## cnn_layer1
module cnn_layer1 (
    input         clk,
    input         rst,
    input  [7:0]  pix_in,
    input         pix_valid,
    output [15:0] mp_out0,
    output        mp_valid0,
    output [15:0] mp_out1,
    output        mp_valid1,
    output [15:0] mp_out2,
    output        mp_valid2
);
    wire [71:0] win_data;
    wire        win_valid;
    imageBuffer #(.dataWidth(8),.kernelWidth(3),.kernelHeight(3),.imageWidth(28)) IB (
        .i_clk(clk),
        .i_rst(rst),
        .i_pixel_data(pix_in),
        .i_pixel_data_valid(pix_valid),
        .o_data(win_data),
        .o_data_valid(win_valid)
    );
    Conv_ReLu_MaxPool #(.ConvKernel(1)) CRM1 (
        .inputData(win_data), .inputValid(win_valid), .clk(clk), .rst(rst),
        .MP_Out(mp_out0), .MPOut_valid(mp_valid0));
    Conv_ReLu_MaxPool #(.ConvKernel(2)) CRM2 (
        .inputData(win_data), .inputValid(win_valid), .clk(clk), .rst(rst),
        .MP_Out(mp_out1), .MPOut_valid(mp_valid1));
    Conv_ReLu_MaxPool #(.ConvKernel(3)) CRM3 (
        .inputData(win_data), .inputValid(win_valid), .clk(clk), .rst(rst),
        .MP_Out(mp_out2), .MPOut_valid(mp_valid2));
endmodule
For scale: roughly 11000 cells after synthesis, roughly 2300 flip-flops, ~62 I/O pins, ~0.14 mm² of cells after synthesis.
==> flow/config.mk <==
export PLATFORM = sky130hd
export DESIGN_NAME = cnn_layer1
export DESIGN_NICKNAME = cnn_layer1
export VERILOG_FILES = /design/flow/design.v
export SDC_FILE = /design/flow/constraint.sdc
export NUM_CORES = 4
export LEC_CHECK = 0
export CAP_MARGIN = 20
export CORE_ASPECT_RATIO = 0.53
export CORE_MARGIN = 2
export CORE_UTILIZATION = 72
export CTS_CLUSTER_DIAMETER = 32
export CTS_CLUSTER_SIZE = 47
export GPL_TIMING_DRIVEN = 1
export MAX_ROUTING_LAYER = met4
export MIN_ROUTING_LAYER = met1
export PLACE_DENSITY_LB_ADDON = 0.01
export SETUP_SLACK_MARGIN = 4.44
export SLEW_MARGIN = 35
==> flow/constraint.sdc <==
create_clock -name core_clock -period 15.0 [get_ports {clk}]
set_input_delay 3.0000 -clock core_clock [delete_from_list [all_inputs] [get_ports {clk}]]
set_output_delay 3.0000 -clock core_clock [all_outputs]
set_load 0.01 [all_outputs]
run.sh (not shown) runs the stock make flow with config.mk's settings and CLKGATE_MAP_FILE=.
The starting point stopped in 5_1_grt, error GRT-0116.
Next try:
- ABC_AREA: not set -> 1
- CELL_PAD_IN_SITES_GLOBAL_PLACEMENT: not set -> 3
- CORE_ASPECT_RATIO: 0.53 -> 0.83
- CORE_MARGIN: 2 -> 7
- CORE_UTILIZATION: 72 -> 20
- CTS_CLUSTER_SIZE: 47 -> not set
- MIN_ROUTING_LAYER: met1 -> met2
- SETUP_SLACK_MARGIN: 4.44 -> not set
- clock period: 15.0 -> 19.1 ns (I/O delays scaled with it)
The changed run ran to the end with no violations.
Area after synthesis is higher by a few percent.
Die size is higher to 3.8 times its value.
Synthesized cell count is higher by about a fifth.
Next try:
- CELL_PAD_IN_SITES_GLOBAL_PLACEMENT: 3 -> not set
- CORE_ASPECT_RATIO: 0.83 -> not set
- CORE_MARGIN: 7 -> 2
- CORE_UTILIZATION: 20 -> 71
- CTS_CLUSTER_DIAMETER: 32 -> 393
- CTS_CLUSTER_SIZE: not set -> 98
- GPL_TIMING_DRIVEN: 1 -> not set
- MAX_ROUTING_LAYER: met4 -> not set
- MIN_ROUTING_LAYER: met2 -> not set
- PLACE_DENSITY: not set -> 0.42
- PLACE_DENSITY_LB_ADDON: 0.01 -> not set
- SLEW_MARGIN: 35 -> 20
- clock period: 19.1 -> 5.88 ns (I/O delays scaled with it)
Result:
- The changed run ended with an error in 5_1_grt (GRT-0232)
- die size goes down by 72%
- synthesized area does not change
- synthesized cell count is unchanged
Next try:
- ABC_AREA: 1 -> not set
- CORE_ASPECT_RATIO: not set -> 1.3
- CORE_UTILIZATION: 71 -> 67
- CTS_CLUSTER_DIAMETER: 393 -> 32
- CTS_CLUSTER_SIZE: 98 -> not set
- GPL_TIMING_DRIVEN: not set -> 1
- MAX_ROUTING_LAYER: not set -> met4
- MIN_ROUTING_LAYER: not set -> met1
- PLACE_DENSITY: 0.42 -> not set
- PLACE_DENSITY_LB_ADDON: not set -> 0.01
- SETUP_SLACK_MARGIN: not set -> 2.61
- SLEW_MARGIN: 20 -> 35
- clock period: 5.88 -> 11.7 ns (I/O delays scaled with it)
Result: With this change the flow completed without violations. Synthesized area shrinks by 4.1%. Die size came out higher by 1.6%. Synthesized cell count went down by 18%.


Starting RTL as in the previous note.
make LEC_CHECK=0 ABC_AREA=1 CAP_MARGIN=20 CORE_ASPECT_RATIO=1.3 CORE_MARGIN=2 CORE_UTILIZATION=72 CTS_CLUSTER_DIAMETER=228 GPL_TIMING_DRIVEN=1 HOLD_SLACK_MARGIN=-0.07 MAX_ROUTING_LAYER=met4 MIN_ROUTING_LAYER=met1 PLACE_DENSITY_LB_ADDON=0.03 SETUP_SLACK_MARGIN=3.64 SLEW_MARGIN=35 finish   # period 12.5 ns
The baseline died in 5_1_grt on GRT-0116.
Change:
==> flow/config.mk (replaced) <==
export PLATFORM = sky130hd
export DESIGN_NAME = cnn_layer1
export DESIGN_NICKNAME = cnn_layer1
export VERILOG_FILES = /design/flow/design.v
export SDC_FILE = /design/flow/constraint.sdc
export NUM_CORES = 4
export LEC_CHECK = 0
export CAP_MARGIN = 20
export CORE_ASPECT_RATIO = 1.3
export CORE_MARGIN = 2
export CORE_UTILIZATION = 70
export CTS_CLUSTER_DIAMETER = 32
export GPL_TIMING_DRIVEN = 1
export HOLD_SLACK_MARGIN = -0.07
export MAX_ROUTING_LAYER = met4
export MIN_ROUTING_LAYER = met1
export PLACE_DENSITY_LB_ADDON = 0.01
export SETUP_SLACK_MARGIN = 4.44
export SLEW_MARGIN = 35
==> flow/constraint.sdc (replaced) <==
create_clock -name core_clock -period 13.0 [get_ports {clk}]
set_input_delay 2.6000 -clock core_clock [delete_from_list [all_inputs] [get_ports {clk}]]
set_output_delay 2.6000 -clock core_clock [all_outputs]
set_load 0.01 [all_outputs]
With this change the flow completed with no timing, DRC or antenna violations.
Synthesized cell count went down by 18%.
Synthesized area went down by 4.1%.
Die size went down by 1.4%.
Change:
==> flow/config.mk (replaced) <==
export PLATFORM = sky130hd
export DESIGN_NAME = cnn_layer1
export DESIGN_NICKNAME = cnn_layer1
export VERILOG_FILES = /design/flow/design.v
export SDC_FILE = /design/flow/constraint.sdc
export NUM_CORES = 4
export LEC_CHECK = 0
export CAP_MARGIN = 20
export CORE_MARGIN = 2
export CORE_UTILIZATION = 72
export CTS_CLUSTER_SIZE = 33
export PLACE_DENSITY_LB_ADDON = 0.0
export SLEW_MARGIN = 20
==> flow/constraint.sdc (replaced) <==
create_clock -name core_clock -period 6.92 [get_ports {clk}]
set_input_delay 1.3840 -clock core_clock [delete_from_list [all_inputs] [get_ports {clk}]]
set_output_delay 1.3840 -clock core_clock [all_outputs]
set_load 0.01 [all_outputs]
Now the flow ended with an error in 5_1_grt on GRT-0232.
Synthesized area does not change.
Die area fell by 2.8%.
Synthesized cell count does not change.
Change:
--- a/flow/config.mk
+++ b/flow/config.mk
@@ -6,8 +6,16 @@
 export NUM_CORES = 4
 export LEC_CHECK = 0
+export ABC_AREA = 1
 export CAP_MARGIN = 20
+export CORE_ASPECT_RATIO = 1.3
 export CORE_MARGIN = 2
 export CORE_UTILIZATION = 72
-export CTS_CLUSTER_SIZE = 33
-export PLACE_DENSITY_LB_ADDON = 0.0
-export SLEW_MARGIN = 20
+export CTS_CLUSTER_DIAMETER = 220
+export GPL_TIMING_DRIVEN = 1
+export HOLD_SLACK_MARGIN = -0.07
+export MAX_ROUTING_LAYER = met4
+export MIN_ROUTING_LAYER = met1
+export PLACE_DENSITY_LB_ADDON = 0.03
+export SETUP_SLACK_MARGIN = 4.44
+export SLEW_MARGIN = 35
+export TNS_END_PERCENT = 5
==> flow/constraint.sdc (replaced) <==
create_clock -name core_clock -period 10.6 [get_ports {clk}]
set_input_delay 2.1200 -clock core_clock [delete_from_list [all_inputs] [get_ports {clk}]]
set_output_delay 2.1200 -clock core_clock [all_outputs]
set_load 0.01 [all_outputs]
Effect: The new run aborted during 5_1_grt. Area after synthesis went up by 4.3%. Die area came out higher by 4.3%. Synthesized cell count increases by 22%.
Change:
==> flow/config.mk (replaced) <==
export PLATFORM = sky130hd
export DESIGN_NAME = cnn_layer1
export DESIGN_NICKNAME = cnn_layer1
export VERILOG_FILES = /design/flow/design.v
export SDC_FILE = /design/flow/constraint.sdc
export NUM_CORES = 4
export LEC_CHECK = 0
export ABC_AREA = 1
export CAP_MARGIN = 20
export CELL_PAD_IN_SITES_DETAIL_PLACEMENT = 1
export CORE_ASPECT_RATIO = 0.84
export CORE_MARGIN = 2
export CORE_UTILIZATION = 70
export CTS_CLUSTER_DIAMETER = 303
export CTS_CLUSTER_SIZE = 86
export GPL_TIMING_DRIVEN = 1
export SETUP_SLACK_MARGIN = 2.37
export SLEW_MARGIN = 20
==> flow/constraint.sdc (replaced) <==
create_clock -name core_clock -period 17.6 [get_ports {clk}]
set_input_delay 3.5200 -clock core_clock [delete_from_list [all_inputs] [get_ports {clk}]]
set_output_delay 3.5200 -clock core_clock [all_outputs]
set_load 0.01 [all_outputs]
The changed run never finished: it broke off in 5_1_grt (GRT-0116).
Die area went up by 2.8%.
Area after synthesis stays the same.
Synthesized cell count does not change.


Starting RTL as in the previous note.
clock: 19.1 ns
lec_check: 0
abc_area: 1
cap_margin: 20
cell_pad_in_sites_detail_placement: 2
cell_pad_in_sites_global_placement: 2
core_aspect_ratio: 1.03
core_margin: 4
core_utilization: 20
cts_cluster_diameter: 32
gpl_routability_driven: 0
gpl_timing_driven: 0
hold_slack_margin: -0.04
max_routing_layer: met5
min_routing_layer: met2
place_density_lb_addon: 0.01
slew_margin: 35
tns_end_percent: 70
The first run went through all stages and came out clean.
Then changed:
- ABC_AREA: 1 -> not set
- CELL_PAD_IN_SITES_DETAIL_PLACEMENT: 2 -> not set
- CELL_PAD_IN_SITES_GLOBAL_PLACEMENT: 2 -> not set
- CORE_ASPECT_RATIO: 1.03 -> 1.3
- CORE_MARGIN: 4 -> 2
- CORE_UTILIZATION: 20 -> 72
- GPL_ROUTABILITY_DRIVEN: 0 -> not set
- GPL_TIMING_DRIVEN: 0 -> 1
- HOLD_SLACK_MARGIN: -0.04 -> not set
- MAX_ROUTING_LAYER: met5 -> met4
- MIN_ROUTING_LAYER: met2 -> met1
- SETUP_SLACK_MARGIN: not set -> 2.61
- TNS_END_PERCENT: 70 -> not set
- clock period: 19.1 -> 11.7 ns (I/O delays scaled with it)
The changed run failed in global routing (5_1_grt) with GRT-0116.
Die area fell by well over a third.
Synthesized area fell by a few percent.
Synthesized cell count fell by about a fifth.
Then changed:
- CORE_ASPECT_RATIO: 1.3 -> not set
- CORE_UTILIZATION: 72 -> 70
- CTS_CLUSTER_DIAMETER: 32 -> not set
- GPL_TIMING_DRIVEN: 1 -> not set
- MAX_ROUTING_LAYER: met4 -> not set
- MIN_ROUTING_LAYER: met1 -> not set
- PLACE_DENSITY: not set -> 0.6
- PLACE_DENSITY_LB_ADDON: 0.01 -> not set
- SETUP_SLACK_MARGIN: 2.61 -> 1.5
- SLEW_MARGIN: 35 -> 20
- clock period: 11.7 -> 10.7 ns (I/O delays scaled with it)
Now the flow completed and failed the layout checks on max-capacitance violations, max-slew violations, negative setup slack.
Synthesized area stays the same.
Die size rose by 2.8%.
Synthesized cell count does not change.
Then changed:
- ABC_AREA: not set -> 1
- CAP_MARGIN: 20 -> 15
- CORE_ASPECT_RATIO: not set -> 0.7
- CORE_UTILIZATION: 70 -> 72
- CTS_CLUSTER_DIAMETER: not set -> 393
- CTS_CLUSTER_SIZE: not set -> 98
- PLACE_DENSITY: 0.6 -> 0.42
- SETUP_SLACK_MARGIN: 1.5 -> 0.5
- TNS_END_PERCENT: not set -> 45
- clock period: 10.7 -> 5.88 ns (I/O delays scaled with it)
This time the run failed in global routing (5_1_grt), error ODB-0269.
Synthesized cell count grows by 22%.
Die size grows by 1.4%.
Area after synthesis grows by 4.3%.
